==> flow/design.v (excerpt) <==
module CentralProcessingUnit (
  input clock,
  input reset,
  input handInterruptSignalIn,
  input [15:0] IF_memory_read,
  output [15:0] IF_address,
  input [15:0] MEM_memory_read,
  output [1:0] MEM_memory_control,
  output [15:0] MEM_memory_address,
  output [15:0] MEM_target_value,
  output [175:0] register_value
);
For scale: roughly 3500 cells after synthesis, about 550 flip-flops, ~260 I/O pins, roughly 33000 um2 of cells after synthesis.
make LEC_CHECK=0 CAP_MARGIN=20 CELL_PAD_IN_SITES_GLOBAL_PLACEMENT=0 CORE_MARGIN=2 CORE_UTILIZATION=58 CTS_CLUSTER_DIAMETER=44 CTS_CLUSTER_SIZE=27 GPL_TIMING_DRIVEN=1 MAX_ROUTING_LAYER=met4 PLACE_DENSITY_LB_ADDON=0.1 SLEW_MARGIN=20 TNS_END_PERCENT=30 finish   # period 7.79 ns
run.sh (not shown) runs the stock make flow with config.mk's settings and CLKGATE_MAP_FILE=.
The first run ran to the end with violations: setup timing.
Rerun with:
- CELL_PAD_IN_SITES_GLOBAL_PLACEMENT: 0 -> unset
- CORE_UTILIZATION: 58 -> 40
- CTS_CLUSTER_DIAMETER: 44 -> unset
- CTS_CLUSTER_SIZE: 27 -> unset
- GPL_TIMING_DRIVEN: 1 -> unset
- MAX_ROUTING_LAYER: met4 -> unset
- PLACE_DENSITY: unset -> 0.6
- PLACE_DENSITY_LB_ADDON: 0.1 -> unset
- TNS_END_PERCENT: 30 -> unset
- clock period: 7.79 -> 10.8 ns (I/O delays scaled with it)
Outcome: The changed run completed with no timing, DRC or antenna violations. Wire length goes down by 6.1%. Count of clock-buffer cells in the layout came out higher by 5. Global-route usage is lower by 17 points.
Rerun with:
- CORE_UTILIZATION: 40 -> 57
- PLACE_DENSITY: 0.6 -> unset
- clock period: 10.8 -> 6.0 ns (I/O delays scaled with it)
Outcome:
- This time the run finished with setup timing left
- worst setup slack is worse by 1.6 ns
- clock-buffer cell count grows by 1
- via count grows by about a fifth
- critical path depth grows by 3
- clock skew shrinks by 0.0053 ns
- total power grows by well over a third
- sequential cell count does not change
- hold slack barely changes
Rerun with:
- CAP_MARGIN: 20 -> 5
- CORE_UTILIZATION: 57 -> 70
- CTS_CLUSTER_SIZE: unset -> 42
- MAX_ROUTING_LAYER: unset -> met4
- PLACE_DENSITY: unset -> 0.6
- clock period: 6.0 -> 6.18 ns (I/O delays scaled with it)
What happened: The new run never finished: it broke off in 5_1_grt. Die size is lower by 18%. Synthesized area is unchanged. Synthesized cell count is unchanged.
Rerun with:
- CAP_MARGIN: 5 -> 20
- CORE_UTILIZATION: 70 -> 40
- CTS_CLUSTER_SIZE: 42 -> unset
- MAX_ROUTING_LAYER: met4 -> unset
- SETUP_SLACK_MARGIN: unset -> 0.51
- clock period: 6.18 -> 10.8 ns (I/O delays scaled with it)
Result: Now the flow finished with timing, DRC and antenna clean. Synthesized cell count does not change. Area after synthesis stays the same. Die area rose by 73%.

* * *

try-tundra:
Starting RTL as in the previous note.
clock: 11.0 ns
lec_check: 0
cap_margin: 20
core_aspect_ratio: 0.76
core_margin: 2
core_utilization: 40
cts_cluster_diameter: 90
hold_slack_margin: 0.2
place_density: 0.6
setup_slack_margin: 3.02
slew_margin: 20
tns_end_percent: 15
Inputs modified between try-tundra and try-quartz:
Settings: HOLD_SLACK_MARGIN: 0.2 -> 0.29; SETUP_SLACK_MARGIN: 3.02 -> -0.36; CORE_UTILIZATION: 40 -> 60; CTS_CLUSTER_DIAMETER: 90 -> unset; PLACE_DENSITY: 0.6 -> unset; CORE_ASPECT_RATIO: 0.76 -> unset; TNS_END_PERCENT: 15 -> unset; the clock period (ns, I/O delays scaled along): 11.0 -> 5.99.
==> results <==
Comparing try-quartz and try-tundra, the one run not ending clean was try-quartz. In try-quartz, number of nets at the end of the flow is higher than in try-tundra. Sequential fraction of total cell area ended up 1.6 points lower on try-quartz than on try-tundra. After detailed routing, try-tundra needs less wire than try-quartz. try-quartz: sum of met2 wire segment lengths after detailed routing is about 15% higher than what try-tundra reported. Tap cell instance count: try-quartz < try-tundra. Cmp try-quartz vs try-tundra: critical path data arrival time lower in try-quartz. Of the two values seen for critical path startpoint, decoder.firstRegisiterAddress[1]$_DFF_PN0_ was produced by try-quartz and MEM_memory_read[11] by try-tundra. Going from try-tundra to try-quartz, count of clock-buffer cells in the layout went down, global-route usage went up, first-pass GRT wire length went up.
The inputs of try-delta differ from those of try-quartz as listed below.
Settings: clearing SETUP_SLACK_MARGIN, which used to be -0.36; swapping 60 for 13 in CORE_UTILIZATION; putting PLACE_DENSITY at 0.6 where nothing was set; clearing HOLD_SLACK_MARGIN, which used to be 0.29; swapping 5.99 for 15.6 in the clock period (ns, I/O delays scaled along).
Notes after the runs:
- [compare] base=try-quartz new=try-delta: number of vias in the routed layout fell 15%, overall power after layout fell about 64%, number of nets in the final layout fell 494, count of clock buffers in the final design rose 12.
- try-delta vs. try-quartz: total negative setup slack grew by 60740 ps, aggregate global-route resource usage shrank by 38 points, number of buffers outside the clock class in the layout shrank by 498.
- try-delta was carried through to the last stage, and its layout satisfied the timing, DRC and antenna checks.
### try-delta -> try-lagoon
Settings: CTS_CLUSTER_SIZE newly set to 41; PLACE_DENSITY removed (was 0.6); CORE_UTILIZATION changed from 13 to 72; PLACE_DENSITY_LB_ADDON newly set to 0.22; the clock period (ns, I/O delays scaled along) changed from 15.6 to 9.73.
Results
Net total in the final layout ended up 1.3% higher on try-lagoon than on try-delta.
STATUS run=try-lagoon STAGES=ALL_DONE FINAL_CHECKS=FAILED CAUSE=negative setup slack
Changes observed in try-lagoon relative to try-delta: count of plain and timing-repair buffers in the layout climbed 54; worst setup slack dropped 1460 ps.
Fraction of the core area covered by cells at the end of the flow: try-lagoon higher than try-delta
Compared with try-delta, try-lagoon shows a higher setup fix buffers added after clock tree synthesis.
try-lagoon against try-delta: design area now sits lower, starting density of the core now sits higher, total wire length now sits lower.
Classification of the worst setup path: flop to flop -> try-lagoon, input port to flop -> try-delta
[compare] base=try-delta new=try-lagoon: via count of the routed design went up, sum of internal, switching and leakage power grew by 0.0040 W.
Diff try-delta -> try-lagoon | wire length on met1 | decrease of 33%

* * *

## run A
Starting RTL as in the previous note.
// CentralProcessingUnit
module CentralProcessingUnit (
  input clock,
  input reset,
  input handInterruptSignalIn,
  input [15:0] IF_memory_read,
  output [15:0] IF_address,
  input [15:0] MEM_memory_read,
  output [1:0] MEM_memory_control,
  output [15:0] MEM_memory_address,
  output [15:0] MEM_target_value,
  output [175:0] register_value
);
clock: 8.78 ns
lec_check: 0
cap_margin: 20
cell_pad_in_sites_global_placement: 0
core_margin: 2
core_utilization: 58
cts_cluster_diameter: 44
cts_cluster_size: 27
gpl_timing_driven: 1
max_routing_layer: met4
slew_margin: 20
tns_end_percent: 30
In run A the implementation completed, yet the final layout does not meet the checks, the culprit being setup timing.
Inputs modified between run A and run B:
-- flow/config.mk --
<<< run A, line 8
export CAP_MARGIN = 20
export CELL_PAD_IN_SITES_GLOBAL_PLACEMENT = 0
export CORE_MARGIN = 2
export CORE_UTILIZATION = 58
export CTS_CLUSTER_DIAMETER = 44
>>> run B, line 8
export CAP_MARGIN = 20
export CELL_PAD_IN_SITES_GLOBAL_PLACEMENT = 2
export CORE_MARGIN = 2
export CORE_UTILIZATION = 26
export CTS_CLUSTER_DIAMETER = 44
<<< run A, line 15
export MAX_ROUTING_LAYER = met4
export SLEW_MARGIN = 20
>>> run B, line 15
export MAX_ROUTING_LAYER = met4
export PLACE_DENSITY_LB_ADDON = 0.1
export SETUP_SLACK_MARGIN = 1.32
export SLEW_MARGIN = 20
==> flow/constraint.sdc <==
create_clock -name core_clock -period 9.42 [get_ports {clock}]
set_input_delay 1.8840 -clock core_clock [delete_from_list [all_inputs] [get_ports {clock}]]
set_output_delay 1.8840 -clock core_clock [all_outputs]
set_load 0.01 [all_outputs]
[summary]
Run B | stages: all done | timing, DRC, antenna: all pass
Run B — signed area change from the synthesized netlist to the final layout 14 points higher, run A as reference
Summary — switching power share of the total, run B relative to run A: lower, by 2.4 points.
Tightest slew margin relative to the limit up 4.4 points in run B wrt run A
Diff run A and run B: combinational gate area higher in run B
When run B is set beside run A, its met1 track demand over resource turns out to be 23 points smaller.
Run A and run B ended up with nearly the same synthesized area.
Compared with run A, run B shows a lower utilization after layout.
Where worst slack on hold paths is concerned, run A is outperformed by run B.
Taking run A as the reference, in run B number of ordinary inverters in the final layout stayed essentially flat, net count of the finished layout rose by 4.0%.
Input-level comparison between run C and run B:
==> flow/config.mk <==
export PLATFORM = sky130hd
export DESIGN_NAME = CentralProcessingUnit
export DESIGN_NICKNAME = CentralProcessingUnit
export VERILOG_FILES = /design/flow/design.v
export SDC_FILE = /design/flow/constraint.sdc
export NUM_CORES = 4
export LEC_CHECK = 0
export CAP_MARGIN = 20
export CELL_PAD_IN_SITES_GLOBAL_PLACEMENT = 0
export CORE_ASPECT_RATIO = 1.04
export CORE_MARGIN = 2
export CORE_UTILIZATION = 67
export CTS_CLUSTER_DIAMETER = 44
export CTS_CLUSTER_SIZE = 89
export GPL_TIMING_DRIVEN = 1
export MAX_ROUTING_LAYER = met4
export PLACE_DENSITY_LB_ADDON = 0.1
export SLEW_MARGIN = 20
export TNS_END_PERCENT = 30
==> flow/constraint.sdc <==
create_clock -name core_clock -period 13.2 [get_ports {clock}]
set_input_delay 2.6400 -clock core_clock [delete_from_list [all_inputs] [get_ports {clock}]]
set_output_delay 2.6400 -clock core_clock [all_outputs]
set_load 0.01 [all_outputs]
--- outcome ---
- Sort run C and run B by wire length, descending, and run B comes first.
- Run B vs run C, worst setup path endpoint: programCounterForwarder_2.temp[4] vs programCounterForwarder_2.temp[1]
- First-pass GRT wire length, run C and run B, lower one = run C.
- Compared with run B, count of clock-buffer cells in the layout in run C decreased by more than a quarter.
- Against run B, run C comes in 27 points higher on met1 usage.
- [compare] base=run B new=run C: buffering overhead now smaller; switching power now smaller; setup slack now larger.
Modified inputs, run D compared to run C
==> flow/config.mk <==
export PLATFORM = sky130hd
export DESIGN_NAME = CentralProcessingUnit
export DESIGN_NICKNAME = CentralProcessingUnit
export VERILOG_FILES = /design/flow/design.v
export SDC_FILE = /design/flow/constraint.sdc
export NUM_CORES = 4
export LEC_CHECK = 0
export CAP_MARGIN = 20
export CELL_PAD_IN_SITES_GLOBAL_PLACEMENT = 0
export CORE_MARGIN = 2
export CORE_UTILIZATION = 69
export CTS_CLUSTER_DIAMETER = 44
export CTS_CLUSTER_SIZE = 27
export GPL_TIMING_DRIVEN = 1
export MAX_ROUTING_LAYER = met4
export PLACE_DENSITY_LB_ADDON = 0.28
export SLEW_MARGIN = 40
export TNS_END_PERCENT = 30
==> flow/constraint.sdc <==
create_clock -name core_clock -period 7.79 [get_ports {clock}]
set_input_delay 1.5580 -clock core_clock [delete_from_list [all_inputs] [get_ports {clock}]]
set_output_delay 1.5580 -clock core_clock [all_outputs]
set_load 0.01 [all_outputs]
Results
- From the logs: run D reached the end of the flow and failed the layout checks with setup timing.
- Summary of run D over run C: area of the die dropped 2.8%, pin slew with the least headroom to its limit dropped 0.26 ns, weighted congestion at the end of routability-driven global placement climbed about 13%, sum of met3 wire segment lengths after detailed routing climbed about 24%, sum of routed wire length over all layers climbed 7.8%.
- Compared to run C, run D has power about 80% higher.
Input changes introduced in run E (baseline for comparison: run D):
==> flow/config.mk <==
export PLATFORM = sky130hd
export DESIGN_NAME = CentralProcessingUnit
export DESIGN_NICKNAME = CentralProcessingUnit
export VERILOG_FILES = /design/flow/design.v
export SDC_FILE = /design/flow/constraint.sdc
export NUM_CORES = 4
export LEC_CHECK = 0
export CAP_MARGIN = 20
export CORE_MARGIN = 2
export CORE_UTILIZATION = 32
export PLACE_DENSITY = 0.6
export SLEW_MARGIN = 20
==> flow/constraint.sdc <==
create_clock -name core_clock -period 10.8 [get_ports {clock}]
set_input_delay 2.1600 -clock core_clock [delete_from_list [all_inputs] [get_ports {clock}]]
set_output_delay 2.1600 -clock core_clock [all_outputs]
set_load 0.01 [all_outputs]
==> results <==
Run E | stages: all done | timing, DRC, antenna: all pass. Every stage of run D finished as expected; the final checks, on the other hand, flagged setup timing, which means the layout fails. Run D reports its top layer used by detailed routing as met4 while run E reports met5. [compare] base=run D new=run E: count of clock buffers in the final design rose by 21; sink count of the clock tree stayed essentially flat; total power fell by 4.4 mW. Run E vs run D — number of vias per cell dropped about 24%. Run E vs. run D: final core area utilization went down by 46 points. Comparing run D and run E, hold slack is higher on run D.
Power and IR drop assume default switching activity.
